==> design.v <==
`timescale 1ns / 1ps
module div_iter (
  input div_clk,
  input resetn,
  input div,
  input div_signed,
  input [31:0] x,
  input [31:0] y,
  output [31:0]s,
  output [31:0] r,
  output reg complete
  );
  wire s_sign;
  wire r_sign;
  wire [31:0] x_abs;
  wire [31:0] y_abs;
  assign s_sign = div_signed ? (x[31] ^ y[31]) : 1'b0;
  assign r_sign = div_signed ? x[31] : 1'b0;
  assign x_abs  = div_signed ? (x[31] ? ~x + 32'd1 : x) : x;
  assign y_abs  = div_signed ? (y[31] ? ~y + 32'd1 : y) : y;
  wire [63:0] op_x_tmp;
  wire [32:0] op_x_high;
  wire        op_x_update;
  wire [32:0] sub_res;
  wire [31:0] r_tmp;
  wire [31:0] s_tmp1;
  reg  [63:0] op_x;
  reg  [32:0] op_y;
  reg  [5:0]  count;
  reg  [31:0] s_tmp;
  always @ ( posedge div_clk )
  begin
    if(!resetn)
    begin
      complete <= 1'b0;
      count    <= 6'd0;
      s_tmp    <= 32'd0;
    end
    else if(div&&!complete)
    begin
      if(count == 6'd0)
      begin
        op_x <= {32'd0,x_abs};
        op_y <= {1'b0,y_abs};
      end
      else if(op_x_update)
      begin
        op_x <= {sub_res,op_x_tmp[30:0]};
      end
      else if(!op_x_update)
        op_x <= op_x_tmp;
      count <= count == 6'd32 ? 6'd0 : count + 6'd1;
      complete <= count == 6'd32 ? 1'b1 : complete;
      s_tmp <= {s_tmp1[31:1],op_x_update};
    end
    else if(complete)
      complete <= 1'b0;
  end
assign s_tmp1 = (count == 6'd0) ? s_tmp : s_tmp << 1;
assign op_x_tmp = (count == 6'd0 || count == 6'd1) ? op_x : op_x << 1;
assign op_x_high = op_x_tmp[63:31];
assign sub_res = op_x_high + ~op_y + 1;
assign op_x_update = ~sub_res[32];
assign r_tmp = complete ? op_x[62:31] : 32'd0;
assign s = div_signed ? (s_sign ? ~s_tmp + 32'd1 : s_tmp) : s_tmp;
assign r = div_signed ? (r_sign ? ~r_tmp + 32'd1 : r_tmp) : r_tmp;
endmodule  
==> run.sh <==
#!/bin/bash
# the make line also repeats each setting of config.mk as NAME=value (left out here)
make -C /OpenROAD-flow-scripts/flow DESIGN_CONFIG=/design/flow/config.mk WORK_HOME=/design/flow/orfs CLKGATE_MAP_FILE= finish
==> config.mk <==
export PLATFORM = sky130hd
export DESIGN_NAME = div_iter
export DESIGN_NICKNAME = div_iter
export VERILOG_FILES = /design/flow/design.v
export SDC_FILE = /design/flow/constraint.sdc
export NUM_CORES = 4
export LEC_CHECK = 0
export ABC_AREA = 1
export CAP_MARGIN = 0
export CELL_PAD_IN_SITES_GLOBAL_PLACEMENT = 0
export CORE_ASPECT_RATIO = 1.23
export CORE_MARGIN = 2
export CORE_UTILIZATION = 72
export CTS_CLUSTER_DIAMETER = 102
export CTS_CLUSTER_SIZE = 80
export GPL_ROUTABILITY_DRIVEN = 0
export GPL_TIMING_DRIVEN = 1
export HOLD_SLACK_MARGIN = 0.29
export PLACE_DENSITY_LB_ADDON = 0.15
export SLEW_MARGIN = 20
export TNS_END_PERCENT = 40
==> constraint.sdc <==
create_clock -name core_clock -period 3.48 [get_ports {div_clk}]
set_input_delay 0.6960 -clock core_clock [delete_from_list [all_inputs] [get_ports {div_clk}]]
set_output_delay 0.6960 -clock core_clock [all_outputs]
set_load 0.01 [all_outputs]
==> GITHUB_STEP_SUMMARY, run 1 <==
## Implementation flow summary

| Metric | Value |
|---|---|
| Status | `did not finish` |
| Halt Stage | `global routing (5_1_grt)` |
| Log Error | `[ERROR GRT-0232] Routing congestion too high. Check the congestion heatmap in the GUI.` |
| Cell taking the most area after synthesis | `edfxtp_1` |
| Yosys cell types | `49` |
| Chip width | `119 µm` |
| Top non-seq family | `simple AND/OR/NAND/NOR gates` |
| Synth async-reset ratio | `0` |
| Fp_density | `0.738` |
| Yosys warning count | `1` |
| Yosys cell count | `1752` |
| Main flop type | `edfxtp_1` |
| # rows | `51` |
| Synth Area in Simple Gates | `0.322` |
| Cell area after synthesis | `11700 µm²` |
| Total CTS buffers | `17` |
| Seq cells post-synth | `135` |
| Sink Count | `135` |
| Top cells by count | `nand2_1, inv_1, nor2_1` |
| Placed Area | `13400 µm²` |
| Chip Area | `17300 µm²` |
| Gr ovfl total | `1111` |
| Adder-cell share of the synthesized area | `0.0435` |
| Core area | `15800 µm²` |
| Area leader share | `0.247` |
| Hold Buf Count CTS | `0` |
| Max Root-Sink Buffers | `2` |
| Cells after synthesis | `1752` |
| Total GRT Usage | `0.912` |
| H-tree lvl count | `4` |
| Root buf cell | `clkbuf_16` |
| Avg Inst Size Synth | `6.66 µm²` |
| Ao+oa area frac | `0.127` |
| Mux share | `0` |
| Cell with the most instances after synthesis | `nand2_1` |
| Xor/xnor share | `0.0780` |
| Die Height | `145 µm` |
| Syn Nets | `1860` |
| Yosys stat area | `11700 µm²` |
| Dpl hpwl | `24200 µm` |
| Top cells by area | `edfxtp_1, nand2_1, inv_1, dfxtp_1, nor2_1` |
| Port bufs | `132` |
| Register share after synthesis | `0.314` |
| Count of library flops with an enable pin | `96` |
| # IOs | `133` |
-- routing by layer --
metal | overflow | track usage
met5 | 0 | 0.0952
met4 | 230 | 1.05
met3 | 3 | 0.609
met2 | 871 | 1.22
met1 | 7 | 0.850
-- per-stage QoR --
stage	worst slack, ns	utilization	instances	hold slack [ns]
after floorplan	0.0553	-	1752	0.446
after global placement	0.00869	0.849	2107	0.456
after detailed placement	-0.178	0.849	2107	0.474
after CTS	-0.0132	0.896	2142	0.528
-- what timing repair did --
| action | CTS |
|---|---|
| resized | 47 |
| pin swaps | 4 |
| buffers inserted | 1 |
| cloned | 2 |
| setup endpoints to repair | 58 |
==> run 2: changes to the inputs <==
Settings changed: CELL_PAD_IN_SITES_GLOBAL_PLACEMENT 0 to default, CORE_ASPECT_RATIO 1.23 to default, CTS_CLUSTER_DIAMETER 102 to 205, CTS_CLUSTER_SIZE 80 to default, GPL_ROUTABILITY_DRIVEN 0 to default, GPL_TIMING_DRIVEN 1 to default, HOLD_SLACK_MARGIN 0.29 to default, PLACE_DENSITY from default to 0.81, PLACE_DENSITY_LB_ADDON 0.15 to default, SLEW_MARGIN 20 to 40, TNS_END_PERCENT 40 to default.
Clock period 3.48 ns to 3.42 ns, I/O delays scaled along.
==> run 2 against run 1 <==
Effect of this change: the run again fails in global routing (5_1_grt); die area hardly changed; synthesized area unchanged; synthesized cell count unchanged.
==> GITHUB_STEP_SUMMARY, run 2 <==
## Implementation flow summary

| Metric | Value |
|---|---|
| Status | `did not finish (unchanged)` |
| Halt Stage | `global routing (5_1_grt) (unchanged)` |
| Log Error | `[ERROR GRT-0232] Routing congestion too high. Check the congestion heatmap in the GUI. (unchanged)` |
| Sink Count | `135 (unchanged)` |
| Synth async-reset ratio | `0 (unchanged)` |
| Cell with the most instances after synthesis | `nand2_1 (unchanged)` |
| Count of library flops with an enable pin | `96 (unchanged)` |
| Adder-cell share of the synthesized area | `0.0435 (unchanged)` |
| # rows | `46 (was 51)` |
| Max Root-Sink Buffers | `2 (unchanged)` |
| Cells after synthesis | `1752 (unchanged)` |
| Main flop type | `edfxtp_1 (unchanged)` |
| Fp_density | `0.735 (was 0.738)` |
| Avg Inst Size Synth | `6.66 µm² (unchanged)` |
| Chip width | `131 µm (was 119 µm)` |
| Mux share | `0 (unchanged)` |
| Core area | `15900 µm² (was 15800 µm²)` |
| Total GRT Usage | `1.01` |
| Port bufs | `132 (unchanged)` |
| H-tree lvl count | `4 (unchanged)` |
| Placed Area | `13700 µm² (was 13400 µm²)` |
| Synth Area in Simple Gates | `0.322 (unchanged)` |
| Cell taking the most area after synthesis | `edfxtp_1 (unchanged)` |
| Ao+oa area frac | `0.127 (unchanged)` |
| Seq cells post-synth | `135 (unchanged)` |
| Gr ovfl total | `1728` |
| Yosys cell count | `1752 (unchanged)` |
| Xor/xnor share | `0.0780 (unchanged)` |
| Yosys cell types | `49 (unchanged)` |
| Die Height | `131 µm (was 145 µm)` |
| Syn Nets | `1860 (unchanged)` |
| Top cells by count | `nand2_1, inv_1, nor2_1 (unchanged)` |
| Yosys stat area | `11700 µm² (unchanged)` |
| GPL Wtd Cong | `1.01` |
| Area leader share | `0.247 (unchanged)` |
| Yosys warning count | `1 (unchanged)` |
| Top non-seq family | `simple AND/OR/NAND/NOR gates (unchanged)` |
| Top cells by area | `edfxtp_1, nand2_1, inv_1, dfxtp_1, nor2_1 (unchanged)` |
| Root buf cell | `clkbuf_16 (unchanged)` |
| Total CTS buffers | `17 (unchanged)` |
| Chip Area | `17200 µm² (was 17300 µm²)` |
| Cell area after synthesis | `11700 µm² (unchanged)` |
| # IOs | `133 (unchanged)` |
| Register share after synthesis | `0.314 (unchanged)` |
| Dpl hpwl | `24700 µm (was 24200 µm)` |
## run 2: through the flow
| stage | setup slack [ns] | instances |
|---|---|---|
| floorplan | 0.00732 | 1752 |
| global placement | -0.0303 | 2153 |
| detailed placement | -0.237 | 2153 |
| CTS | 0.00113 | 2211 |
## run 2: repair_timing
action / in CTS
gates resized: 100
setup buffers: 20
hold buffers: 0
pin swaps: 17
setup endpoints to repair: 73
cloned: 6
## run 2: layer usage
layer / GRT usage / GRT overflow
met1: 0.897 / 19
met2: 1.39 / 1412
met3: 0.709 / 7
met4: 1.11 / 289
met5: 0.246 / 1
==> run 3: changes to the inputs <==
Settings changed: ABC_AREA 1 to default, CAP_MARGIN 0 to 20, CORE_UTILIZATION 72 to 66, CTS_CLUSTER_DIAMETER 205 to default, PLACE_DENSITY 0.81 to default, SLEW_MARGIN 40 to 20.
Clock period 3.42 ns to 3.89 ns, I/O delays scaled along.
==> run 3 against run 2 <==
Effect of this change: the layout now fails its checks (setup timing); synthesized area shrank 11%; synthesized cell count shrank 29%; die area shrank 3.3%.
==> GITHUB_STEP_SUMMARY, run 3 <==
### Metrics collected by this job

| Metric | Value |
|---|---|
| Critical Path RT | `4.05 ns` |
| Yosys stat area | `10300 µm² (was 11700 µm²)` |
| Buffers plus inverters on the worst setup path | `1` |
| Hold Buf Count CTS | `0 (unchanged)` |
| Slew headroom | `0.281` |
| Clk pwr share | `0.267` |
| GPL Wtd Cong | `0.943 (was 1.01)` |
| Mux share | `0.0551 (was 0)` |
| Drt wl/cell | `25.8 µm` |
| Max Root-Sink Buffers | `2 (unchanged)` |
| Final Setup Violations | `44` |
| Syn Nets | `1344 (was 1860)` |
| Chip Area | `16700 µm² (was 17200 µm²)` |
| Largest net degree at the start of global routing | `58` |
| Synth async-reset ratio | `0 (unchanged)` |
| Post-layout net count | `1571` |
| CTS tree | `yes` |
| Starting DRT DRC Count | `2637` |
| Lkg Pwr | `5.60 nW` |
| Fp_density | `0.677 (was 0.735)` |
| Register share after synthesis | `0.354 (was 0.314)` |
| Sequential share of power | `0.285` |
| Antenna viol nets, final | `0` |
| Area Overhead vs Synth | `38.1%` |
| Hold Crit Start | `s_tmp[31]$_SDFFE_PN0P_` |
| Endpoint type of the worst setup path | `flop` |
| Final hold vios | `0` |
| Status | `failed layout checks (was did not finish)` |
| FMAX | `219 MHz` |
| Pwr Density | `432 nW/µm²` |
| Port bufs | `132 (unchanged)` |
| CP Class | `in -> reg` |
| FF-to-FF path depth | `20` |
| Yosys cell types | `60 (was 49)` |
| CP cell instances | `clkdlybuf4s50_1, nor3_1, nand2b_1, or4_1, nor3_1, nand2_1, o21ai_0, o21ai_0, xnor2_1, o21ai_0` |
| Cell Int Power | `0.00377 W` |
| CP Max Fanout | `5` |
| Net Sw Power | `0.00240 W` |
| Gr ovfl total | `0` |
| Worst Max-Slew Pin Slew | `1.07 ns` |
| Count of library flops with an enable pin | `96 (unchanged)` |
| Antenna violations before repair | `1` |
| Avg Inst Size Synth | `8.36 µm² (was 6.66 µm²)` |
| Dpl hpwl | `20800 µm (was 24700 µm)` |
| Ao+oa area frac | `0.186 (was 0.127)` |
| Cell area after layout | `14300 µm²` |
| Remaining DRCs | `0` |
| Root buf cell | `clkbuf_16 (unchanged)` |
| Cell taking the most area after synthesis | `edfxtp_1 (unchanged)` |
| Cells after synthesis | `1236 (was 1752)` |
| Vias in the first global route | `9935` |
| Top cell by count, worst path | `o21ai_0` |
| Peak supply drop | `0.281 mV` |
| Main flop type | `edfxtp_1 (unchanged)` |
| Placed Area | `12500 µm² (was 13700 µm²)` |
| Cell area after synthesis | `10300 µm² (was 11700 µm²)` |
| Worst R2R End | `op_x[40]$_SDFFCE_PP0P_` |
| Vias | `12309` |
| Sum Neg Setup Slack | `-15.72 ns` |
| # rows | `45 (was 46)` |
| Clock net power | `0.00164 W` |
| First-pass GRT wire length | `51100 µm` |
| Seq. pwr | `0.00176 W` |
| Max cap viols | `0` |
| Worst stage delay on the critical path | `0.65 ns` |
| Late-Pin Clk Latency | `0.44 ns` |
| Top cells by area | `edfxtp_1, dfxtp_1, nand2_1, xnor2_1, xor2_1 (was edfxtp_1, nand2_1, inv_1, dfxtp_1, nor2_1)` |
| Critical Path Source | `x[8]` |
| Chip width | `129 µm (was 131 µm)` |
| Final Non-Filler Cells | `1688` |
| Setup crit end | `op_x[30]$_DFFE_PP_` |
| Top cells by count | `nand2_1, nor2_1, a21oi_1 (was nand2_1, inv_1, nor2_1)` |
| RSZ-0062 raised after global routing | `yes` |
| Final worst slack | `-0.672 ns` |
| Fin Hold WS | `0.503 ns` |
| Via-per-instance ratio | `7.29` |
| Die Height | `129 µm (was 131 µm)` |
| H-tree lvl count | `4 (unchanged)` |
| Top power group | `combinational logic` |
| Max Transition Viols Final | `0` |
| Type of origin of the critical path | `input port` |
| Drt first pass iters | `22` |
| SO Viols | `setup timing` |
| Yosys warning count | `1 (unchanged)` |
| Clock-pin slew on the worst setup and hold paths | `0.07 ns` |
| Hold Path Depth | `2` |
| Min cycle time layout | `4.56 ns` |
| Total CTS buffers | `17 (unchanged)` |
| Seq cells post-synth | `135 (unchanged)` |
| Total tool warning count | `31` |
| Worst R2R Setup Slack | `-0.63 ns` |
| Yosys cell count | `1236 (was 1752)` |
| Total GRT Usage | `0.389` |
| Final wirelength | `43600 µm` |
| Comb pwr share | `0.448` |
| CP max-delay cell | `xnor2_1` |
| WHS Endpoint | `s_tmp[31]$_SDFFE_PN0P_` |
| Top non-seq family | `simple AND/OR/NAND/NOR gates (unchanged)` |
| # IOs | `133 (unchanged)` |
| Sink Count | `135 (unchanged)` |
| Xor/xnor share | `0.114 (was 0.0780)` |
| Core area | `15300 µm² (was 15900 µm²)` |
| Sw Share | `0.389` |
| Top delay family on crit path | `simple AND/OR/NAND/NOR gates` |
| Adder-cell share of the synthesized area | `0.0492 (was 0.0435)` |
| Arrival @ worst endpoint | `4.73 ns` |
| Synth Area in Simple Gates | `0.196 (was 0.322)` |
| Final period util | `1.17` |
| Worst r2r src | `count[1]$_SDFFE_PN0P_` |
| Setup Skew | `0.0153 ns` |
| Area leader share | `0.279 (was 0.247)` |
| Comb. pwr | `0.00276 W` |
| Cell with the most instances after synthesis | `nand2_1 (unchanged)` |
| DP Cell Count | `1621 (was 2153)` |
| Worst hold path type | `reg -> reg` |
| Worst path depth | `10` |
run 3: cell type report:
type / instances / area, µm²
Antenna cell: 1 / 2.50
Timing Repair Buffer: 270 / 2550
Clock inverter: 12 / 103
Multi-Input combinational cell: 984 / 6990
Clock buffer: 20 / 479
Sequential cell: 135 / 3670
Tap cell: 211 / 264
Fill cell: 507 / 991
Inverter: 55 / 206
run 3: per-layer routing:
| metal | global-route usage | share of wire | routed length, µm |
|---|---|---|---|
| met5 | 0 | 0 | 0 |
| met4 | 0.149 | 0.091 | 3980 |
| met3 | 0.0735 | 0.16 | 6760 |
| met2 | 0.623 | 0.42 | 18400 |
| met1 | 0.526 | 0.33 | 14400 |
run 3: timing repair:
action,CTS,global route
cloned,2,1
gates resized,35,150
endpoints found under the setup margin,49,51
setup buffers,10,22
pin swaps,10,43
run 3: metrics by stage:
stage	setup slack, ns	power (W)	utilization
after global routing	-0.754	0.00625	0.935
after floorplan	0.00676	0.00296	-
after CTS	0.00176	0.00530	0.877
after global placement	-0.0452	0.00356	0.821
final	-0.672	0.00617	0.935
after detailed placement	-0.127	0.00361	0.821
==> run 4: changes to the inputs <==
Settings changed: ABC_AREA from default to 1, CORE_UTILIZATION 66 to 72, CTS_CLUSTER_DIAMETER from default to 373, CTS_CLUSTER_SIZE from default to 95, PLACE_DENSITY from default to 0.38, SETUP_SLACK_MARGIN from default to 0.51, TNS_END_PERCENT from default to 5.
Clock period 3.89 ns to 1.71 ns, I/O delays scaled along.
==> run 4 against run 3 <==
Effect of this change: the flow now stops in detailed placement (3_5_place_dp); synthesized area grew 13%; die area is 3.4% higher; synthesized cell count grew 42%.
==> GITHUB_STEP_SUMMARY, run 4 <==
## Implementation flow summary

| Metric | Value |
|---|---|
| Register share after synthesis | `0.314 (was 0.354)` |
| Fp_density | `0.735 (was 0.677)` |
| Synth async-reset ratio | `0 (unchanged)` |
| GPL Wtd Cong | `1.04 (was 0.943)` |
| Top non-seq family | `simple AND/OR/NAND/NOR gates (unchanged)` |
| Synth Area in Simple Gates | `0.322 (was 0.196)` |
| Cells after synthesis | `1752 (was 1236)` |
| Avg Inst Size Synth | `6.66 µm² (was 8.36 µm²)` |
| Area leader share | `0.247 (was 0.279)` |
| Seq cells post-synth | `135 (unchanged)` |
| Port bufs | `132 (unchanged)` |
| Cell area after synthesis | `11700 µm² (was 10300 µm²)` |
| Yosys cell count | `1752 (was 1236)` |
| Ao+oa area frac | `0.127 (was 0.186)` |
| Yosys stat area | `11700 µm² (was 10300 µm²)` |
| Top cells by count | `nand2_1, inv_1, nor2_1 (was nand2_1, nor2_1, a21oi_1)` |
| Adder-cell share of the synthesized area | `0.0435 (was 0.0492)` |
| Core area | `15900 µm² (was 15300 µm²)` |
| Main flop type | `edfxtp_1 (unchanged)` |
| Halt Stage | `detailed placement (3_5_place_dp)` |
| # IOs | `133 (unchanged)` |
| Chip width | `131 µm (was 129 µm)` |
| Yosys warning count | `1 (unchanged)` |
| Die Height | `131 µm (was 129 µm)` |
| Cell with the most instances after synthesis | `nand2_1 (unchanged)` |
| Cell taking the most area after synthesis | `edfxtp_1 (unchanged)` |
| Status | `did not finish (was failed layout checks)` |
| Yosys cell types | `49 (was 60)` |
| Top cells by area | `edfxtp_1, nand2_1, inv_1, dfxtp_1, nor2_1 (was edfxtp_1, dfxtp_1, nand2_1, xnor2_1, xor2_1)` |
| Count of library flops with an enable pin | `96 (unchanged)` |
| Xor/xnor share | `0.0780 (was 0.114)` |
| Log Error | `[ERROR DPL-0038] Utilization greater than 100%, impossible to legalize` |
| Mux share | `0 (was 0.0551)` |
| # rows | `46 (was 45)` |
| Syn Nets | `1860 (was 1344)` |
| Chip Area | `17200 µm² (was 16700 µm²)` |
## run 4: per-stage QoR
step / setup WS [ns] / setup TNS (ns)
floorplan: -1.36 / -98.49
global placement: -1.56 / -159.43
==> run 5: changes to the inputs <==
Settings changed: ABC_AREA 1 to default, CAP_MARGIN 20 to 15, CTS_CLUSTER_DIAMETER 373 to 325, CTS_CLUSTER_SIZE 95 to 42, HOLD_SLACK_MARGIN from default to 0.29, PLACE_DENSITY 0.38 to 0.41, SETUP_SLACK_MARGIN 0.51 to -0.11, TNS_END_PERCENT 5 to default.
Clock period 1.71 ns to 1.44 ns, I/O delays scaled along.
==> run 5 against run 4 <==
Effect of this change: the flow again stops in detailed placement (3_5_place_dp); synthesized cell count shrank 29%; synthesized area shrank 11%; die area shrank 11%.
==> GITHUB_STEP_SUMMARY, run 5 <==
## Implementation flow summary

| Metric | Value |
|---|---|
| Cell area after synthesis | `10300 µm² (was 11700 µm²)` |
| GPL Wtd Cong | `1.05 (was 1.04)` |
| Cell taking the most area after synthesis | `edfxtp_1 (unchanged)` |
| Port bufs | `132 (unchanged)` |
| Yosys warning count | `1 (unchanged)` |
| Chip Area | `15300 µm² (was 17200 µm²)` |
| Halt Stage | `detailed placement (3_5_place_dp) (unchanged)` |
| Mux share | `0.0551 (was 0)` |
| Area leader share | `0.279 (was 0.247)` |
| Core area | `13900 µm² (was 15900 µm²)` |
| # rows | `43 (was 46)` |
| Adder-cell share of the synthesized area | `0.0492 (was 0.0435)` |
| Die Height | `124 µm (was 131 µm)` |
| Cell with the most instances after synthesis | `nand2_1 (unchanged)` |
| Yosys cell count | `1236 (was 1752)` |
| Synth async-reset ratio | `0 (unchanged)` |
| Main flop type | `edfxtp_1 (unchanged)` |
| Seq cells post-synth | `135 (unchanged)` |
| Yosys cell types | `60 (was 49)` |
| Chip width | `124 µm (was 131 µm)` |
| Count of library flops with an enable pin | `96 (unchanged)` |
| Syn Nets | `1344 (was 1860)` |
| Register share after synthesis | `0.354 (was 0.314)` |
| Status | `did not finish (unchanged)` |
| # IOs | `133 (unchanged)` |
| Top cells by area | `edfxtp_1, dfxtp_1, nand2_1, xnor2_1, xor2_1 (was edfxtp_1, nand2_1, inv_1, dfxtp_1, nor2_1)` |
| Avg Inst Size Synth | `8.36 µm² (was 6.66 µm²)` |
| Xor/xnor share | `0.114 (was 0.0780)` |
| Yosys stat area | `10300 µm² (was 11700 µm²)` |
| Fp_density | `0.742 (was 0.735)` |
| Top cells by count | `nand2_1, nor2_1, a21oi_1 (was nand2_1, inv_1, nor2_1)` |
| Cells after synthesis | `1236 (was 1752)` |
| Top non-seq family | `simple AND/OR/NAND/NOR gates (unchanged)` |
| Synth Area in Simple Gates | `0.196 (was 0.322)` |
| Log Error | `[ERROR DPL-0038] Utilization greater than 100%, impossible to legalize (unchanged)` |
| Ao+oa area frac | `0.186 (was 0.127)` |
==> run 5: per-stage QoR <==
stage	power [W]	instances	setup WS (ns)
after global placement	0.0104	1847	-2.33
after floorplan	0.00825	1236	-2.41
==> run 6: changes to the inputs <==
Settings changed: CAP_MARGIN 15 to 20, CORE_UTILIZATION 72 to 65, CTS_CLUSTER_DIAMETER 325 to default, CTS_CLUSTER_SIZE 42 to default, HOLD_SLACK_MARGIN 0.29 to default, PLACE_DENSITY 0.41 to default, SETUP_SLACK_MARGIN -0.11 to 0.73, TNS_END_PERCENT from default to 5.
Clock period 1.44 ns to 2.62 ns, I/O delays scaled along.
==> run 6 against run 5 <==
Effect of this change: the run fails in clock tree synthesis (4_1_cts); die area up 10%; synthesized area unchanged; synthesized cell count stayed put.
==> GITHUB_STEP_SUMMARY, run 6 <==
## Implementation flow summary

| Metric | Value |
|---|---|
| Ao+oa area frac | `0.186 (unchanged)` |
| Cell taking the most area after synthesis | `edfxtp_1 (unchanged)` |
| Top cells by count | `nand2_1, nor2_1, a21oi_1 (unchanged)` |
| Adder-cell share of the synthesized area | `0.0492 (unchanged)` |
| Cell area after synthesis | `10300 µm² (unchanged)` |
| Syn Nets | `1344 (unchanged)` |
| Core area | `15700 µm² (was 13900 µm²)` |
| Top non-seq family | `simple AND/OR/NAND/NOR gates (unchanged)` |
| Cell with the most instances after synthesis | `nand2_1 (unchanged)` |
| Mux share | `0.0551 (unchanged)` |
| Dpl hpwl | `25500 µm` |
| Count of library flops with an enable pin | `96 (unchanged)` |
| Area leader share | `0.279 (unchanged)` |
| Register share after synthesis | `0.354 (unchanged)` |
| Port bufs | `132 (unchanged)` |
| Halt Stage | `clock tree synthesis (4_1_cts) (was detailed placement (3_5_place_dp))` |
| Chip Area | `16900 µm² (was 15300 µm²)` |
| Main flop type | `edfxtp_1 (unchanged)` |
| Xor/xnor share | `0.114 (unchanged)` |
| Placed Area | `14200 µm²` |
| # IOs | `133 (unchanged)` |
| Seq cells post-synth | `135 (unchanged)` |
| Yosys cell types | `60 (unchanged)` |
| Top cells by area | `edfxtp_1, dfxtp_1, nand2_1, xnor2_1, xor2_1 (unchanged)` |
| Yosys stat area | `10300 µm² (unchanged)` |
| Synth Area in Simple Gates | `0.196 (unchanged)` |
| Log Error | `[ERROR DPL-0038] Utilization greater than 100%, impossible to legalize (unchanged)` |
| GPL Wtd Cong | `0.962 (was 1.05)` |
| Avg Inst Size Synth | `8.36 µm² (unchanged)` |
| Cells after synthesis | `1236 (unchanged)` |
| Die Height | `130 µm (was 124 µm)` |
| Status | `did not finish (unchanged)` |
| Yosys cell count | `1236 (unchanged)` |
| Synth async-reset ratio | `0 (unchanged)` |
| Fp_density | `0.658 (was 0.742)` |
| Chip width | `130 µm (was 124 µm)` |
| # rows | `46 (was 43)` |
| Yosys warning count | `1 (unchanged)` |
==> run 6: stage by stage <==
| stage | setup slack [ns] | hold WS [ns] | util | cells |
|---|---|---|---|---|
| floorplan | -1.23 | 0.455 | - | 1236 |
| global placement | -1.22 | 0.463 | 0.901 | 1831 |
| detailed placement | -1.47 | 0.502 | 0.901 | 1831 |
==> run 7: changes to the inputs <==
Settings changed: CAP_MARGIN 20 to 15, CORE_UTILIZATION 65 to 72, CTS_CLUSTER_DIAMETER from default to 325, CTS_CLUSTER_SIZE from default to 42, SETUP_SLACK_MARGIN 0.73 to -0.11, TNS_END_PERCENT 5 to default.
Clock period 2.62 ns to 1.51 ns, I/O delays scaled along.
==> run 7 against run 6 <==
Effect of this change: the flow stops in detailed placement (3_5_place_dp); die area down 9.4%; synthesized cell count unchanged; synthesized area unchanged.
==> GITHUB_STEP_SUMMARY, run 7 <==
## Implementation flow summary

| Metric | Value |
|---|---|
| Yosys warning count | `1 (unchanged)` |
| Ao+oa area frac | `0.186 (unchanged)` |
| Main flop type | `edfxtp_1 (unchanged)` |
| Chip Area | `15300 µm² (was 16900 µm²)` |
| Top cells by area | `edfxtp_1, dfxtp_1, nand2_1, xnor2_1, xor2_1 (unchanged)` |
| # rows | `43 (was 46)` |
| Top non-seq family | `simple AND/OR/NAND/NOR gates (unchanged)` |
| Synth Area in Simple Gates | `0.196 (unchanged)` |
| Cell with the most instances after synthesis | `nand2_1 (unchanged)` |
| # IOs | `133 (unchanged)` |
| Yosys stat area | `10300 µm² (unchanged)` |
| Mux share | `0.0551 (unchanged)` |
| Avg Inst Size Synth | `8.36 µm² (unchanged)` |
| Fp_density | `0.742 (was 0.658)` |
| Die Height | `124 µm (was 130 µm)` |
| Seq cells post-synth | `135 (unchanged)` |
| Synth async-reset ratio | `0 (unchanged)` |
| Syn Nets | `1344 (unchanged)` |
| Adder-cell share of the synthesized area | `0.0492 (unchanged)` |
| GPL Wtd Cong | `0.985 (was 0.962)` |
| Top cells by count | `nand2_1, nor2_1, a21oi_1 (unchanged)` |
| Cell area after synthesis | `10300 µm² (unchanged)` |
| Area leader share | `0.279 (unchanged)` |
| Yosys cell types | `60 (unchanged)` |
| Status | `did not finish (unchanged)` |
| Core area | `13900 µm² (was 15700 µm²)` |
| Xor/xnor share | `0.114 (unchanged)` |
| Cells after synthesis | `1236 (unchanged)` |
| Halt Stage | `detailed placement (3_5_place_dp) (was clock tree synthesis (4_1_cts))` |
| Yosys cell count | `1236 (unchanged)` |
| Chip width | `124 µm (was 130 µm)` |
| Log Error | `[ERROR DPL-0038] Utilization greater than 100%, impossible to legalize (unchanged)` |
| Port bufs | `132 (unchanged)` |
| Cell taking the most area after synthesis | `edfxtp_1 (unchanged)` |
| Count of library flops with an enable pin | `96 (unchanged)` |
| Register share after synthesis | `0.354 (unchanged)` |
==> run 7: stage by stage <==
step	setup slack [ns]	setup TNS [ns]
floorplan	-2.34	-146.68
global placement	-2.66	-244.03
==> run 8: changes to the inputs <==
Settings changed: CAP_MARGIN 15 to 20, CORE_UTILIZATION 72 to 59, CTS_CLUSTER_DIAMETER 325 to default, CTS_CLUSTER_SIZE 42 to default, SETUP_SLACK_MARGIN -0.11 to default.
Clock period 1.51 ns to 3.39 ns, I/O delays scaled along.
==> run 8 against run 7 <==
Effect of this change: now fails the layout checks on setup timing; die area is 21% higher; synthesized cell count stayed put; synthesized area stayed put.
==> GITHUB_STEP_SUMMARY, run 8 <==
### Metrics collected by this job

| Metric | Value |
|---|---|
| Status | `failed layout checks (was did not finish)` |
| SO Viols | `setup timing` |
| CTS tree | `yes` |
| Final Setup Violations | `46` |
| Final period util | `1.28` |
| Worst stage delay on the critical path | `0.36 ns` |
| FMAX | `231 MHz` |
| Sink Count | `135` |
| Total GRT Usage | `0.383` |
| Type of origin of the critical path | `flop` |
| Count of library flops with an enable pin | `96 (unchanged)` |
| Hold Buf Count CTS | `0` |
| Pwr Total | `0.00730 W` |
| H-tree lvl count | `4` |
| Synth Area in Simple Gates | `0.196 (unchanged)` |
| Top power group | `combinational logic` |
| Worst R2R Setup Slack | `-0.94 ns` |
| Arrival @ worst endpoint | `4.52 ns` |
| Chip width | `136 µm (was 124 µm)` |
| Hold Path Depth | `2` |
| Gr ovfl total | `0` |
| Cell with the most instances after synthesis | `nand2_1 (unchanged)` |
| CP Max Fanout | `10` |
| Comb pwr share | `0.463` |
| Final wirelength | `44800 µm` |
| Vias in the first global route | `10724` |
| Antenna violations before repair | `2` |
| Max Transition Viols Final | `0` |
| Cell taking the most area after synthesis | `edfxtp_1 (unchanged)` |
| Final worst slack | `-0.943 ns` |
| Largest net degree at the start of global routing | `58` |
| Dpl hpwl | `21800 µm` |
| Mux share | `0.0551 (unchanged)` |
| Xor/xnor share | `0.114 (unchanged)` |
| Setup crit end | `op_x[37]$_SDFFCE_PP0P_` |
| Cell area after synthesis | `10300 µm² (unchanged)` |
| Avg Inst Size Synth | `8.36 µm² (unchanged)` |
| Drt wl/cell | `24.5 µm` |
| Via-per-instance ratio | `6.90` |
| Core area | `17200 µm² (was 13900 µm²)` |
| Port bufs | `132 (unchanged)` |
| Pwr Density | `471 nW/µm²` |
| Endpoint type of the worst setup path | `flop` |
| Worst R2R End | `op_x[37]$_SDFFCE_PP0P_` |
| Slew headroom | `0.499` |
| Comb. pwr | `0.00338 W` |
| Total CTS buffers | `17` |
| Post-layout net count | `1699` |
| Peak supply drop | `0.460 mV` |
| Antenna viol nets, final | `0` |
| Ao+oa area frac | `0.186 (unchanged)` |
| Top cells by count | `nand2_1, nor2_1, a21oi_1 (unchanged)` |
| Worst path depth | `20` |
| Sw Share | `0.386` |
| Sum Neg Setup Slack | `-30.05 ns` |
| Worst Max-Slew Pin Slew | `0.744 ns` |
| CP max-delay cell | `o211ai_1` |
| RSZ-0062 raised after global routing | `yes` |
| Adder-cell share of the synthesized area | `0.0492 (unchanged)` |
| Top delay family on crit path | `AND-OR/OR-AND gates` |
| First-pass GRT wire length | `55300 µm` |
| WHS Endpoint | `s_tmp[31]$_SDFFE_PN0P_` |
| Drt first pass iters | `12` |
| Top non-seq family | `simple AND/OR/NAND/NOR gates (unchanged)` |
| Max cap viols | `0` |
| Chip Area | `18600 µm² (was 15300 µm²)` |
| Setup Skew | `0.0192 ns` |
| GPL Wtd Cong | `0.923 (was 0.985)` |
| Seq cells post-synth | `135 (unchanged)` |
| Fin Hold WS | `0.488 ns` |
| Worst r2r src | `count[1]$_SDFFE_PN0P_` |
| Critical Path RT | `3.58 ns` |
| Seq. pwr | `0.00201 W` |
| Main flop type | `edfxtp_1 (unchanged)` |
| Clk pwr share | `0.262` |
| Final Non-Filler Cells | `1830` |
| Late-Pin Clk Latency | `0.45 ns` |
| Lkg Pwr | `6.38 nW` |
| # IOs | `133 (unchanged)` |
| Starting DRT DRC Count | `1988` |
| Area Overhead vs Synth | `50.0%` |
| Worst hold path type | `reg -> reg` |
| Vias | `12619` |
| Min cycle time layout | `4.33 ns` |
| Total tool warning count | `34` |
| # rows | `48 (was 43)` |
| Area leader share | `0.279 (unchanged)` |
| Fp_density | `0.600 (was 0.742)` |
| Die Height | `136 µm (was 124 µm)` |
| Synth async-reset ratio | `0 (unchanged)` |
| Syn Nets | `1344 (unchanged)` |
| Hold Crit Start | `s_tmp[31]$_SDFFE_PN0P_` |
| Final hold vios | `0` |
| Cells after synthesis | `1236 (unchanged)` |
| Yosys warning count | `1 (unchanged)` |
| Net Sw Power | `0.00282 W` |
| Root buf cell | `clkbuf_16` |
| Buffers plus inverters on the worst setup path | `5` |
| Max Root-Sink Buffers | `2` |
| Sequential share of power | `0.275` |
| Top cells by area | `edfxtp_1, dfxtp_1, nand2_1, xnor2_1, xor2_1 (unchanged)` |
| DP Cell Count | `1731` |
| Clock-pin slew on the worst setup and hold paths | `0.08 ns` |
| Cell Int Power | `0.00448 W` |
| Critical Path Source | `count[1]$_SDFFE_PN0P_` |
| CP Class | `reg -> reg` |
| Remaining DRCs | `0` |
| Yosys cell count | `1236 (unchanged)` |
| FF-to-FF path depth | `20` |
| Register share after synthesis | `0.354 (unchanged)` |
| Yosys cell types | `60 (unchanged)` |
| CP cell instances | `inv_1, ha_2, nand3b_1, and2_4, buf_6, mux2i_2, ha_2, fa_2, nand2b_4, a21oi_4, o211ai_1, a211oi_4, o21ai_2, mux2i_4, nor2_4, buf_6, buf_4, buf_16, nand2_1, a21oi_2` |
| Yosys stat area | `10300 µm² (unchanged)` |
| Placement Setup Slack | `-0.617 ns` |
| Clock net power | `0.00192 W` |
-- run 8: timing repair --
action,4_1_cts,5_1_grt
setup buffers,49,18
gates resized,186,123
gates cloned,4,7
endpoints found under the setup margin,77,164
pin swaps,39,42
-- run 8: final cells by class --
class / count / area, µm²
Clock buffer: 18 / 429
Fill cell: 733 / 1730
Timing Repair Buffer: 398 / 3550
Clock inverter: 14 / 158
Multi-Input combinational cell: 984 / 7200
Inverter: 55 / 206
Antenna cell: 1 / 2.50
Sequential cell: 135 / 3670
Tap cell: 225 / 282
-- run 8: through the flow --
stage / cell area, µm² / utilization
floorplan: 10500 / -
global placement: 13300 / 0.773
detailed placement: 13300 / 0.773
CTS: 14900 / 0.862
global route: 15500 / 0.900
finish: 15500 / 0.900
-- run 8: metal layers --
metal | part of all wire | wire length, µm | vias up | global-route usage
met1 | 0.35 | 15600 | 5728 | 0.506
met3 | 0.14 | 6260 | 421 | 0.0846
met2 | 0.44 | 19500 | 1351 | 0.607
met4 | 0.076 | 3390 | 2 | 0.164
met5 | 0.00029 | 13 | - | 0
li1 | - | - | 5117 | -
==> run 9: changes to the inputs <==
Settings changed: ABC_AREA from default to 0, CAP_MARGIN 20 to 35, CELL_PAD_IN_SITES_GLOBAL_PLACEMENT from default to 1, CORE_MARGIN 2 to 7, CORE_UTILIZATION 59 to 72, MAX_ROUTING_LAYER from default to met4, MIN_ROUTING_LAYER from default to met2.
Clock period 3.39 ns to 6.55 ns, I/O delays scaled along.
==> run 9 against run 8 <==
Effect of this change: the run now fails in global placement without I/O (3_1_place_gp_skip_io); die area down 3.7%; synthesized area unchanged; synthesized cell count stayed put.
==> GITHUB_STEP_SUMMARY, run 9 <==
## Implementation flow summary

| Metric | Value |
|---|---|
| Cells after synthesis | `1236 (unchanged)` |
| Top non-seq family | `simple AND/OR/NAND/NOR gates (unchanged)` |
| Syn Nets | `1344 (unchanged)` |
| Halt Stage | `global placement without I/O (3_1_place_gp_skip_io)` |
| # rows | `43 (was 48)` |
| Top cells by area | `edfxtp_1, dfxtp_1, nand2_1, xnor2_1, xor2_1 (unchanged)` |
| Cell area after synthesis | `10300 µm² (unchanged)` |
| Cell with the most instances after synthesis | `nand2_1 (unchanged)` |
| Avg Inst Size Synth | `8.36 µm² (unchanged)` |
| Chip Area | `17900 µm² (was 18600 µm²)` |
| Mux share | `0.0551 (unchanged)` |
| Die Height | `134 µm (was 136 µm)` |
| Yosys stat area | `10300 µm² (unchanged)` |
| Synth Area in Simple Gates | `0.196 (unchanged)` |
| Yosys warning count | `1 (unchanged)` |
| Core area | `13900 µm² (was 17200 µm²)` |
| Status | `did not finish (was failed layout checks)` |
| Count of library flops with an enable pin | `96 (unchanged)` |
| Seq cells post-synth | `135 (unchanged)` |
| Main flop type | `edfxtp_1 (unchanged)` |
| Synth async-reset ratio | `0 (unchanged)` |
| Register share after synthesis | `0.354 (unchanged)` |
| Cell taking the most area after synthesis | `edfxtp_1 (unchanged)` |
| Chip width | `134 µm (was 136 µm)` |
| Log Error | `[ERROR GPL-0301] Utilization 110.025 % exceeds 100%.` |
| Area leader share | `0.279 (unchanged)` |
| Yosys cell count | `1236 (unchanged)` |
| Yosys cell types | `60 (unchanged)` |
| Top cells by count | `nand2_1, nor2_1, a21oi_1 (unchanged)` |
| Ao+oa area frac | `0.186 (unchanged)` |
| Xor/xnor share | `0.114 (unchanged)` |
| Adder-cell share of the synthesized area | `0.0492 (unchanged)` |
| Fp_density | `0.742 (was 0.600)` |
==> run 10: changes to the inputs <==
Settings changed: ABC_AREA 0 to 1, CAP_MARGIN 35 to 20, CELL_PAD_IN_SITES_GLOBAL_PLACEMENT 1 to default, CORE_MARGIN 7 to 2, CTS_CLUSTER_DIAMETER from default to 373, CTS_CLUSTER_SIZE from default to 95, MAX_ROUTING_LAYER met4 to default, MIN_ROUTING_LAYER met2 to default, SETUP_SLACK_MARGIN from default to 0.19.
Clock period 6.55 ns to 1.69 ns, I/O delays scaled along.
==> run 10 against run 9 <==
Effect of this change: the flow stops in detailed placement (3_5_place_dp); synthesized cell count up 42%; die area decreased by 3.7%; synthesized area up 13%.
==> GITHUB_STEP_SUMMARY, run 10 <==
## Implementation flow summary

| Metric | Value |
|---|---|
| Seq cells post-synth | `135 (unchanged)` |
| Cell with the most instances after synthesis | `nand2_1 (unchanged)` |
| # IOs | `133` |
| Main flop type | `edfxtp_1 (unchanged)` |
| Yosys cell types | `49 (was 60)` |
| Top cells by count | `nand2_1, inv_1, nor2_1 (was nand2_1, nor2_1, a21oi_1)` |
| Mux share | `0 (was 0.0551)` |
| Yosys stat area | `11700 µm² (was 10300 µm²)` |
| Port bufs | `132` |
| GPL Wtd Cong | `1.06` |
| Syn Nets | `1860 (was 1344)` |
| Yosys cell count | `1752 (was 1236)` |
| Core area | `15900 µm² (was 13900 µm²)` |
| Top non-seq family | `simple AND/OR/NAND/NOR gates (unchanged)` |
| Cell taking the most area after synthesis | `edfxtp_1 (unchanged)` |
| Yosys warning count | `1 (unchanged)` |
| Top cells by area | `edfxtp_1, nand2_1, inv_1, dfxtp_1, nor2_1 (was edfxtp_1, dfxtp_1, nand2_1, xnor2_1, xor2_1)` |
| Die Height | `131 µm (was 134 µm)` |
| Fp_density | `0.735 (was 0.742)` |
| Cells after synthesis | `1752 (was 1236)` |
| Area leader share | `0.247 (was 0.279)` |
| Synth Area in Simple Gates | `0.322 (was 0.196)` |
| Adder-cell share of the synthesized area | `0.0435 (was 0.0492)` |
| # rows | `46 (was 43)` |
| Count of library flops with an enable pin | `96 (unchanged)` |
| Ao+oa area frac | `0.127 (was 0.186)` |
| Cell area after synthesis | `11700 µm² (was 10300 µm²)` |
| Status | `did not finish (unchanged)` |
| Chip width | `131 µm (was 134 µm)` |
| Avg Inst Size Synth | `6.66 µm² (was 8.36 µm²)` |
| Synth async-reset ratio | `0 (unchanged)` |
| Chip Area | `17200 µm² (was 17900 µm²)` |
| Xor/xnor share | `0.0780 (was 0.114)` |
| Halt Stage | `detailed placement (3_5_place_dp) (was global placement without I/O (3_1_place_gp_skip_io))` |
| Log Error | `[ERROR DPL-0038] Utilization greater than 100%, impossible to legalize (was [ERROR GPL-0301] Utilization 110.025 % exceeds 100%.)` |
| Register share after synthesis | `0.314 (was 0.354)` |
[run 10: per-stage QoR]
stage | setup slack, ns | TNS, ns | hold WS, ns | total power [W] | cell area, µm²
after floorplan | -1.27 | -86.71 | 0.437 | 0.00785 | 12400
after global placement | -1.49 | -166.96 | 0.476 | 0.0102 | 16700
==> run 11: changes to the inputs <==
Settings changed: ABC_AREA 1 to default, CORE_UTILIZATION 72 to 66, CTS_CLUSTER_DIAMETER 373 to default, CTS_CLUSTER_SIZE 95 to default, SETUP_SLACK_MARGIN 0.19 to 0.23.
Clock period 1.69 ns to 1.68 ns, I/O delays scaled along.
==> run 11 against run 10 <==
Effect of this change: the flow again stops in detailed placement (3_5_place_dp); synthesized cell count shrank 29%; synthesized area shrank 11%; die area down 3.3%.
==> GITHUB_STEP_SUMMARY, run 11 <==
## Implementation flow summary

| Metric | Value |
|---|---|
| Cell with the most instances after synthesis | `nand2_1 (unchanged)` |
| Xor/xnor share | `0.114 (was 0.0780)` |
| Count of library flops with an enable pin | `96 (unchanged)` |
| Seq cells post-synth | `135 (unchanged)` |
| Status | `did not finish (unchanged)` |
| Syn Nets | `1344 (was 1860)` |
| GPL Wtd Cong | `0.975 (was 1.06)` |
| Register share after synthesis | `0.354 (was 0.314)` |
| Yosys stat area | `10300 µm² (was 11700 µm²)` |
| Cells after synthesis | `1236 (was 1752)` |
| # rows | `45 (was 46)` |
| Halt Stage | `detailed placement (3_5_place_dp) (unchanged)` |
| Adder-cell share of the synthesized area | `0.0492 (was 0.0435)` |
| Synth Area in Simple Gates | `0.196 (was 0.322)` |
| Cell taking the most area after synthesis | `edfxtp_1 (unchanged)` |
| Synth async-reset ratio | `0 (unchanged)` |
| Mux share | `0.0551 (was 0)` |
| Core area | `15300 µm² (was 15900 µm²)` |
| Top non-seq family | `simple AND/OR/NAND/NOR gates (unchanged)` |
| Chip width | `129 µm (was 131 µm)` |
| Yosys cell count | `1236 (was 1752)` |
| Avg Inst Size Synth | `8.36 µm² (was 6.66 µm²)` |
| Yosys warning count | `1 (unchanged)` |
| Yosys cell types | `60 (was 49)` |
| Log Error | `[ERROR DPL-0038] Utilization greater than 100%, impossible to legalize (unchanged)` |
| Die Height | `129 µm (was 131 µm)` |
| Top cells by count | `nand2_1, nor2_1, a21oi_1 (was nand2_1, inv_1, nor2_1)` |
| Cell area after synthesis | `10300 µm² (was 11700 µm²)` |
| Port bufs | `132 (unchanged)` |
| Area leader share | `0.279 (was 0.247)` |
| # IOs | `133 (unchanged)` |
| Ao+oa area frac | `0.186 (was 0.127)` |
| Chip Area | `16700 µm² (was 17200 µm²)` |
| Fp_density | `0.677 (was 0.735)` |
| Top cells by area | `edfxtp_1, dfxtp_1, nand2_1, xnor2_1, xor2_1 (was edfxtp_1, nand2_1, inv_1, dfxtp_1, nor2_1)` |
| Main flop type | `edfxtp_1 (unchanged)` |
-- run 11: through the flow --
| stage | instance area (µm²) | std cells | setup WS, ns |
|---|---|---|---|
| after floorplan | 11500 | 1236 | -2.17 |
| after global placement | 15500 | 1875 | -2.49 |
==> run 12: changes to the inputs <==
Settings changed: ABC_AREA from default to 1, CORE_UTILIZATION 66 to 72, CTS_CLUSTER_DIAMETER from default to 205, PLACE_DENSITY from default to 0.81, SETUP_SLACK_MARGIN 0.23 to 1.16, TNS_END_PERCENT from default to 5.
Clock period 1.68 ns to 4.4 ns, I/O delays scaled along.
==> run 12 against run 11 <==
Effect of this change: synthesized cell count rose by 42%; the run fails in global routing (5_1_grt); die area grew 3.4%; synthesized area rose by 13%.
==> GITHUB_STEP_SUMMARY, run 12 <==
## Implementation flow summary

| Metric | Value |
|---|---|
| Total GRT Usage | `0.938` |
| Area leader share | `0.247 (was 0.279)` |
| Top non-seq family | `simple AND/OR/NAND/NOR gates (unchanged)` |
| Yosys warning count | `1 (unchanged)` |
| Chip width | `131 µm (was 129 µm)` |
| Yosys stat area | `11700 µm² (was 10300 µm²)` |
| Status | `did not finish (unchanged)` |
| Gr ovfl total | `1245` |
| Synth async-reset ratio | `0 (unchanged)` |
| # IOs | `133 (unchanged)` |
| Core area | `15900 µm² (was 15300 µm²)` |
| Cell area after synthesis | `11700 µm² (was 10300 µm²)` |
| Avg Inst Size Synth | `6.66 µm² (was 8.36 µm²)` |
| Fp_density | `0.735 (was 0.677)` |
| Xor/xnor share | `0.0780 (was 0.114)` |
| Mux share | `0 (was 0.0551)` |
| # rows | `46 (was 45)` |
| Max Root-Sink Buffers | `2` |
| Register share after synthesis | `0.314 (was 0.354)` |
| Chip Area | `17200 µm² (was 16700 µm²)` |
| Die Height | `131 µm (was 129 µm)` |
| Root buf cell | `clkbuf_16` |
| Total CTS buffers | `17` |
| Main flop type | `edfxtp_1 (unchanged)` |
| Top cells by area | `edfxtp_1, nand2_1, inv_1, dfxtp_1, nor2_1 (was edfxtp_1, dfxtp_1, nand2_1, xnor2_1, xor2_1)` |
| H-tree lvl count | `4` |
| Yosys cell count | `1752 (was 1236)` |
| Sink Count | `135` |
| Log Error | `[ERROR GRT-0232] Routing congestion too high. Check the congestion heatmap in the GUI. (was [ERROR DPL-0038] Utilization greater than 100%, impossible to legalize)` |
| Cells after synthesis | `1752 (was 1236)` |
| Top cells by count | `nand2_1, inv_1, nor2_1 (was nand2_1, nor2_1, a21oi_1)` |
| Cell taking the most area after synthesis | `edfxtp_1 (unchanged)` |
| Yosys cell types | `49 (was 60)` |
| Synth Area in Simple Gates | `0.322 (was 0.196)` |
| Hold Buf Count CTS | `0` |
| Syn Nets | `1860 (was 1344)` |
| Seq cells post-synth | `135 (unchanged)` |
| Halt Stage | `global routing (5_1_grt) (was detailed placement (3_5_place_dp))` |
| GPL Wtd Cong | `0.992 (was 0.975)` |
| Adder-cell share of the synthesized area | `0.0435 (was 0.0492)` |
| Count of library flops with an enable pin | `96 (unchanged)` |
| Port bufs | `132 (unchanged)` |
| Dpl hpwl | `22900 µm` |
| Ao+oa area frac | `0.127 (was 0.186)` |
| Cell with the most instances after synthesis | `nand2_1 (unchanged)` |
## run 12: timing repair
item | CTS
hold endpoints to repair | 0
cloned | 7
pin swaps | 19
setup endpoints to repair | 96
gates resized | 175
buffers inserted | 20
## run 12: stage by stage
stage                     utilization  cell area [µm²]  std cells  total power (W)  setup WS, ns
after detailed placement        0.826            13100       2068          0.00339         0.342
after floorplan                     -            11700       1752          0.00289          1.17
after CTS                       0.903            14300       2127          0.00497         0.890
after global placement          0.826            13100       2068          0.00332         0.352
## run 12: metal layers
metal | GRT overflow | global-route usage
met1 | 9 | 0.850
met2 | 970 | 1.26
met3 | 3 | 0.650
met4 | 263 | 1.08
met5 | 0 | 0.295
==> run 13: changes to the inputs <==
Settings changed: CELL_PAD_IN_SITES_GLOBAL_PLACEMENT from default to 1, CORE_ASPECT_RATIO from default to 0.5, CORE_UTILIZATION 72 to 23, CTS_CLUSTER_DIAMETER 205 to default, CTS_CLUSTER_SIZE from default to 45, GPL_ROUTABILITY_DRIVEN from default to 1, GPL_TIMING_DRIVEN from default to 1, HOLD_SLACK_MARGIN from default to 0.13, MIN_ROUTING_LAYER from default to met2, PLACE_DENSITY 0.81 to 0.4, SETUP_SLACK_MARGIN 1.16 to 0.56, SLEW_MARGIN 20 to 30, TNS_END_PERCENT 5 to 30.
Clock period 4.4 ns to 7.6 ns, I/O delays scaled along.
==> run 13 against run 12 <==
Effect of this change: now clean on timing, DRC and antenna; synthesized area is the same; synthesized cell count stayed put; die area grew to 3.1 times the previous value.
==> GITHUB_STEP_SUMMARY, run 13 <==
### Metrics collected by this job

| Metric | Value |
|---|---|
| Met1 GRT Util | `0` |
| Lkg Pwr | `6.77 nW` |
| Fin Hold WS | `0.507 ns` |
| GPL Wtd Cong | `0.917 (was 0.992)` |
| Placement Setup Slack | `1.22 ns (was 0.342 ns)` |
| Fp_density | `0.233 (was 0.735)` |
| Worst hold path type | `reg -> reg` |
| Antenna violations before repair | `0` |
| Die Height | `163 µm (was 131 µm)` |
| Cells after synthesis | `1752 (unchanged)` |
| Met2 usage | `0.269` |
| Gr ovfl total | `0` |
| Yosys cell count | `1752 (unchanged)` |
| Net Sw Power | `0.00115 W` |
| # Post-CTS Setup Buffers | `0 (was 20)` |
| WHS Endpoint | `s_tmp[31]$_SDFFE_PN0P_` |
| Core area | `50100 µm² (was 15900 µm²)` |
| Top delay family on crit path | `buffers and inverters` |
| Sink Count | `135 (unchanged)` |
| Clock-pin slew on the worst setup and hold paths | `0.06 ns` |
| Count of library flops with an enable pin | `96 (unchanged)` |
| CP max-delay cell | `clkdlybuf4s50_1` |
| Synth async-reset ratio | `0 (unchanged)` |
| Chip width | `323 µm (was 131 µm)` |
| Ao+oa area frac | `0.127 (unchanged)` |
| Worst path depth | `10` |
| Area Overhead vs Synth | `22.6%` |
| Yosys warning count | `1 (unchanged)` |
| Hold Path Depth | `2` |
| Final core utilization | `0.285` |
| Dpl hpwl | `32900 µm (was 22900 µm)` |
| Root buf cell | `clkbuf_16 (unchanged)` |
| First-pass GRT wire length | `64600 µm` |
| Hold Crit Start | `s_tmp[31]$_SDFFE_PN0P_` |
| Drt wl/cell | `16.5 µm` |
| Adder-cell share of the synthesized area | `0.0435 (unchanged)` |
| Syn Nets | `1860 (unchanged)` |
| Critical Path Source | `div_signed` |
| Pwr Density | `205 nW/µm²` |
| CP Max Fanout | `23` |
| Type of origin of the critical path | `input port` |
| Setup crit end | `s[30]` |
| Setup Skew | `0.0157 ns` |
| Worst R2R Setup Slack | `2.56 ns` |
| Peak supply drop | `0.0926 mV` |
| Max cap viols | `0` |
| Status | `no timing/DRC/antenna violations (was did not finish)` |
| Post-layout net count | `1978` |
| Comb pwr share | `0.392` |
| Antenna viol nets, final | `0` |
| Remaining DRCs | `0` |
| Avg Inst Size Synth | `6.66 µm² (unchanged)` |
| Sum Neg Setup Slack | `0 ns` |
| Max Transition Viols Final | `0` |
| Clock net power | `0.000874 W` |
| Post-CTS Resized | `0 (was 175)` |
| Arrival @ worst endpoint | `5.02 ns` |
| Final hold vios | `0` |
| Grt met3 use | `0.377` |
| Yosys cell types | `49 (unchanged)` |
| Final worst slack | `1.06 ns` |
| Total tool warning count | `29` |
| Via-per-instance ratio | `6.17` |
| DP Cell Count | `2541 (was 2068)` |
| Port bufs | `132 (unchanged)` |
| Main flop type | `edfxtp_1 (unchanged)` |
| Late-Pin Clk Latency | `0.45 ns` |
| Final wirelength | `42500 µm` |
| Total CTS buffers | `17 (unchanged)` |
| Cell taking the most area after synthesis | `edfxtp_1 (unchanged)` |
| Worst r2r src | `count[0]$_SDFFE_PN0P_` |
| Worst R2R End | `op_x[48]$_SDFFCE_PP0P_` |
| GRT busiest layer | `met3` |
| Max Root-Sink Buffers | `2 (unchanged)` |
| Final Non-Filler Cells | `2574` |
| Final period util | `0.861` |
| Sequential share of power | `0.310` |
| Cell with the most instances after synthesis | `nand2_1 (unchanged)` |
| Worst Max-Slew Pin Slew | `1.03 ns` |
| Fillers | `5558` |
| H-tree lvl count | `4 (unchanged)` |
| Clk pwr share | `0.298` |
| Starting DRT DRC Count | `1880` |
| Seq. pwr | `0.000911 W` |
| CP cell instances | `clkdlybuf4s50_1, nand2_1, inv_1, o21ai_2, buf_4, inv_2, o21ai_0, nand2_1, xor2_1, clkdlybuf4s50_1` |
| Slew headroom | `0.308` |
| Synth Area in Simple Gates | `0.322 (unchanged)` |
| Vias in the first global route | `17784` |
| Xor/xnor share | `0.0780 (unchanged)` |
| Buffers plus inverters on the worst setup path | `5` |
| Top non-seq family | `simple AND/OR/NAND/NOR gates (unchanged)` |
| Sw Share | `0.392` |
| Min cycle time layout | `6.54 ns` |
| Area leader share | `0.247 (unchanged)` |
| Yosys stat area | `11700 µm² (unchanged)` |
| Vias | `15874` |
| Final Setup Violations | `0` |
| Top cells by area | `edfxtp_1, nand2_1, inv_1, dfxtp_1, nor2_1 (unchanged)` |
| Seq cells post-synth | `135 (unchanged)` |
| # rows | `58 (was 46)` |
| Total GRT Usage | `0.249` |
| Chip Area | `52700 µm² (was 17200 µm²)` |
| Endpoint type of the worst setup path | `output port` |
| Comb. pwr | `0.00115 W` |
| Hold Buf Count CTS | `0 (unchanged)` |
| Largest net degree at the start of global routing | `52` |
| Register share after synthesis | `0.314 (unchanged)` |
| Cell Int Power | `0.00179 W` |
| CP Class | `in -> out` |
| Critical Path RT | `6.08 ns` |
| Cell area after synthesis | `11700 µm² (unchanged)` |
| # IOs | `133 (unchanged)` |
| Mux share | `0 (unchanged)` |
| Top cells by count | `nand2_1, inv_1, nor2_1 (unchanged)` |
| Worst stage delay on the critical path | `0.75 ns` |
| FMAX | `153 MHz` |
| FF-to-FF path depth | `19` |
| CTS tree | `yes` |
| Top power group | `combinational logic` |
| RSZ-0062 raised after global routing | `no` |
| Drt first pass iters | `9` |
[run 13: cell type report]
class	instances	area, µm²	area share
diodes	1	2.50	0.000175
clock buffers	24	567	0.0396
clock inverters	8	50.0	0.00350
inverters	284	1070	0.0747
multi-input cells	1286	6670	0.466
flip-flops and latches	135	3660	0.256
well taps	690	863	0.0603
repair buffers	146	1430	0.0997
[run 13: routing by layer]
metal	vias to the layer above	share of wire	wire [µm]
li1	5755	-	-
met1	5757	0	0
met2	4135	0.50	21200
met3	223	0.46	19600
met4	4	0.037	1570
met5	-	0.0027	113
[run 13: through the flow]
step	power [W]	instance area [µm²]
6_report	0.00294	14300
5_1_grt	0.00316	14300
4_1_cts	0.00294	14300
3_5_place_dp	0.00205	13700
3_3_place_gp	0.00206	13700
2_1_floorplan	0.00168	11700
==> run 14: changes to the inputs <==
Settings changed: ABC_AREA 1 to 0, CAP_MARGIN 20 to 0, CELL_PAD_IN_SITES_GLOBAL_PLACEMENT 1 to 0, CORE_MARGIN 2 to 8, CORE_UTILIZATION 23 to 45, CTS_CLUSTER_DIAMETER from default to 238, CTS_CLUSTER_SIZE 45 to 80, GPL_ROUTABILITY_DRIVEN 1 to 0, HOLD_SLACK_MARGIN 0.13 to -0.09, MIN_ROUTING_LAYER met2 to default, PLACE_DENSITY 0.4 to 0.81, SETUP_SLACK_MARGIN 0.56 to 0.12, SLEW_MARGIN 30 to 20, TNS_END_PERCENT 30 to 40.
Clock period 7.6 ns to 4.04 ns, I/O delays scaled along.
==> run 14 against run 13 <==
Effect of this change: the layout now fails its checks (setup timing); setup slack lost 1.1 ns; clock skew fell by 0.0028 ns; routed wire length shrank 18%; sequential power rose by 84%; sequential share of layout area grew 0.58 points; critical path depth increased by 7; sequential cell count did not move; clock-buffer cell count shrank 2; critical path type is now reg -> reg; critical endpoint is now op_x[62]$_SDFFCE_PP0P_.
==> GITHUB_STEP_SUMMARY, run 14 <==
### Metrics collected by this job

| Metric | Value |
|---|---|
| Status | `failed layout checks (was no timing/DRC/antenna violations)` |
| SO Viols | `setup timing` |
| FF-to-FF path depth | `17 (was 19)` |
| Hold Crit Start | `s_tmp[31]$_SDFFE_PN0P_ (unchanged)` |
| Sw Share | `0.357 (was 0.392)` |
| Core area | `22700 µm² (was 50100 µm²)` |
| Seq cells post-synth | `135 (unchanged)` |
| Yosys stat area | `10300 µm² (was 11700 µm²)` |
| Top non-seq family | `simple AND/OR/NAND/NOR gates (unchanged)` |
| Endpoint type of the worst setup path | `flop (was output port)` |
| Clock net power | `0.00147 W (was 0.000874 W)` |
| Remaining DRCs | `0 (unchanged)` |
| Fp_density | `0.455 (was 0.233)` |
| Syn Nets | `1344 (was 1860)` |
| GRT busiest layer | `met2 (was met3)` |
| Sequential share of power | `0.310 (about the same)` |
| Worst R2R End | `op_x[62]$_SDFFCE_PP0P_ (was op_x[48]$_SDFFCE_PP0P_)` |
| Avg Inst Size Synth | `8.36 µm² (was 6.66 µm²)` |
| Antenna violations before repair | `2 (was 0)` |
| Worst R2R Setup Slack | `-0.07 ns (was 2.56 ns)` |
| CP Max Fanout | `8 (was 23)` |
| Post-layout net count | `1538 (was 1978)` |
| Largest net degree at the start of global routing | `58 (was 52)` |
| Adder-cell share of the synthesized area | `0.0492 (was 0.0435)` |
| Pwr Density | `387 nW/µm² (was 205 nW/µm²)` |
| First-pass GRT wire length | `49100 µm (was 64600 µm)` |
| Net Sw Power | `0.00194 W (was 0.00115 W)` |
| # rows | `39 (was 58)` |
| CP max-delay cell | `or4_4 (was clkdlybuf4s50_1)` |
| Seq. pwr | `0.00168 W (was 0.000911 W)` |
| Mux share | `0.0551 (was 0)` |
| H-tree lvl count | `4 (unchanged)` |
| Max cap viols | `0 (unchanged)` |
| Cell taking the most area after synthesis | `edfxtp_1 (unchanged)` |
| Final hold vios | `0 (unchanged)` |
| Chip Area | `28400 µm² (was 52700 µm²)` |
| Fillers | `1712 (was 5558)` |
| Chip width | `230 µm (was 323 µm)` |
| Grt met3 use | `0.0625 (was 0.377)` |
| Slew headroom | `0.574 (was 0.308)` |
| Placed Area | `12500 µm² (was 13700 µm²)` |
| Vias in the first global route | `9518 (was 17784)` |
| Comb pwr share | `0.419 (was 0.392)` |
| Area Overhead vs Synth | `35.6% (was 22.6%)` |
| Final wirelength | `34900 µm (was 42500 µm)` |
| Cell area after synthesis | `10300 µm² (was 11700 µm²)` |
| Final Non-Filler Cells | `1750 (was 2574)` |
| Cell with the most instances after synthesis | `nand2_1 (unchanged)` |
| Clock-pin slew on the worst setup and hold paths | `0.06 ns (about the same)` |
| Met2 usage | `0.365 (was 0.269)` |
| Area leader share | `0.279 (was 0.247)` |
| Total GRT Usage | `0.214 (was 0.249)` |
| Comb. pwr | `0.00228 W (was 0.00115 W)` |
| Dpl hpwl | `23200 µm (was 32900 µm)` |
| Root buf cell | `clkbuf_16 (unchanged)` |
| Die Height | `123 µm (was 163 µm)` |
| Hold Path Depth | `2 (unchanged)` |
| Final worst slack | `-0.0724 ns (was 1.06 ns)` |
| Antenna viol nets, final | `0 (unchanged)` |
| Antenna cells | `0 (was 1)` |
| Drt wl/cell | `20.0 µm (was 16.5 µm)` |
| Pwr Total | `0.00543 W (was 0.00294 W)` |
| Worst hold path type | `reg -> reg (unchanged)` |
| DP Cell Count | `1690 (was 2541)` |
| Total tool warning count | `30 (was 29)` |
| Top cells by area | `edfxtp_1, dfxtp_1, nand2_1, xnor2_1, xor2_1 (was edfxtp_1, nand2_1, inv_1, dfxtp_1, nor2_1)` |
| Setup crit end | `op_x[62]$_SDFFCE_PP0P_ (was s[30])` |
| Setup Skew | `0.0130 ns (was 0.0157 ns)` |
| Final Setup Violations | `7 (was 0)` |
| Clk pwr share | `0.271 (was 0.298)` |
| Top cells by count | `nand2_1, nor2_1, a21oi_1 (was nand2_1, inv_1, nor2_1)` |
| Final core utilization | `0.618 (was 0.285)` |
| Yosys warning count | `1 (unchanged)` |
| Via-per-instance ratio | `6.06 (was 6.17)` |
| Type of origin of the critical path | `flop (was input port)` |
| Fin Hold WS | `0.495 ns (was 0.507 ns)` |
| WHS Endpoint | `s_tmp[31]$_SDFFE_PN0P_ (unchanged)` |
| Synth Area in Simple Gates | `0.196 (was 0.322)` |
| Register share after synthesis | `0.354 (was 0.314)` |
| Count of library flops with an enable pin | `96 (unchanged)` |
| Cells after synthesis | `1236 (was 1752)` |
| Drt first pass iters | `10 (was 9)` |
| Starting DRT DRC Count | `1568 (was 1880)` |
| Cell area after layout | `14000 µm² (was 14300 µm²)` |
| Top delay family on crit path | `simple AND/OR/NAND/NOR gates (was buffers and inverters)` |
| Synth async-reset ratio | `0 (unchanged)` |
| CP Class | `reg -> reg (was in -> out)` |
| Max Transition Viols Final | `0 (unchanged)` |
| Sink Count | `135 (unchanged)` |
| CP cell instances | `nor3_4, nand3b_1, and2_4, buf_12, buf_12, mux2_4, ha_4, nand2_2, or4_4, a211oi_4, o21ai_2, mux2i_4, nor2_4, buf_12, buf_12, o21ai_1, a21oi_1 (was clkdlybuf4s50_1, nand2_1, inv_1, o21ai_2, buf_4, inv_2, o21ai_0, nand2_1, xor2_1, clkdlybuf4s50_1)` |
| # IOs | `133 (unchanged)` |
| Top cell by count, worst path | `buf_12` |
| Ao+oa area frac | `0.186 (was 0.127)` |
| Worst path depth | `17 (was 10)` |
| Peak supply drop | `0.272 mV (was 0.0926 mV)` |
| CTS tree | `yes (unchanged)` |
| Top power group | `combinational logic (unchanged)` |
| Critical Path RT | `4.30 ns (was 6.08 ns)` |
| Gr ovfl total | `0 (unchanged)` |
| Buffers plus inverters on the worst setup path | `4 (was 5)` |
| Worst Max-Slew Pin Slew | `0.632 ns (was 1.03 ns)` |
| Vias | `10613 (was 15874)` |
| Arrival @ worst endpoint | `4.37 ns (was 5.02 ns)` |
| Cell Int Power | `0.00349 W (was 0.00179 W)` |
| Main flop type | `edfxtp_1 (unchanged)` |
| Port bufs | `132 (unchanged)` |
| Xor/xnor share | `0.114 (was 0.0780)` |
| Worst stage delay on the critical path | `0.54 ns (was 0.75 ns)` |
| FMAX | `243 MHz` |
| Max Root-Sink Buffers | `2 (unchanged)` |
| Late-Pin Clk Latency | `0.44 ns (was 0.45 ns)` |
| Yosys cell count | `1236 (was 1752)` |
| Final period util | `1.02 (was 0.861)` |
| Met1 GRT Util | `0.260 (was 0)` |
| Worst r2r src | `count[4]$_SDFFE_PN0P_ (was count[0]$_SDFFE_PN0P_)` |
| RSZ-0062 raised after global routing | `yes (was no)` |
| Lkg Pwr | `5.45 nW (was 6.77 nW)` |
| Yosys cell types | `60 (was 49)` |
| Min cycle time layout | `4.11 ns` |
| Critical Path Source | `count[4]$_SDFFE_PN0P_ (was div_signed)` |
| Total CTS buffers | `17 (unchanged)` |
## run 14: timing repair
item                                   4_1_cts  5_1_grt
resized                                     40      127
cloned                                       1        4
buffers inserted                            10       13
pin swaps                                    7       40
hold buffers                                 0        0
endpoints found under the hold margin        0        0
setup endpoints to repair                   54       61
## run 14: final cells by class
type,instances,area [µm²],share of cell area
clock buffers,22,454,0.0324
clock inverters,10,81.3,0.00580
inverters,55,206,0.0147
multi-input cells,984,6910,0.493
flip-flops and latches,135,3670,0.262
well taps,307,384,0.0274
repair buffers,237,2310,0.165
## run 14: stage by stage
step / worst slack [ns] / setup TNS, ns
3_3_place_gp: 0.0654 / 0
2_1_floorplan: 0.147 / 0
6_report: -0.0724 / -0.161
4_1_cts: 0.00681 / 0
5_1_grt: -0.177 / -2.31
3_5_place_dp: -0.0282 / -0.0949
## run 14: per-layer routing
| layer | part of all wire | vias to the layer above |
|---|---|---|
| met4 | 0.037 | 4 |
| met2 | 0.48 | 616 |
| met1 | 0.40 | 5065 |
| li1 | - | 4791 |
| met3 | 0.090 | 137 |
| met5 | 0.00077 | - |
No activity file was given, so power comes from the tool's default toggle rates.
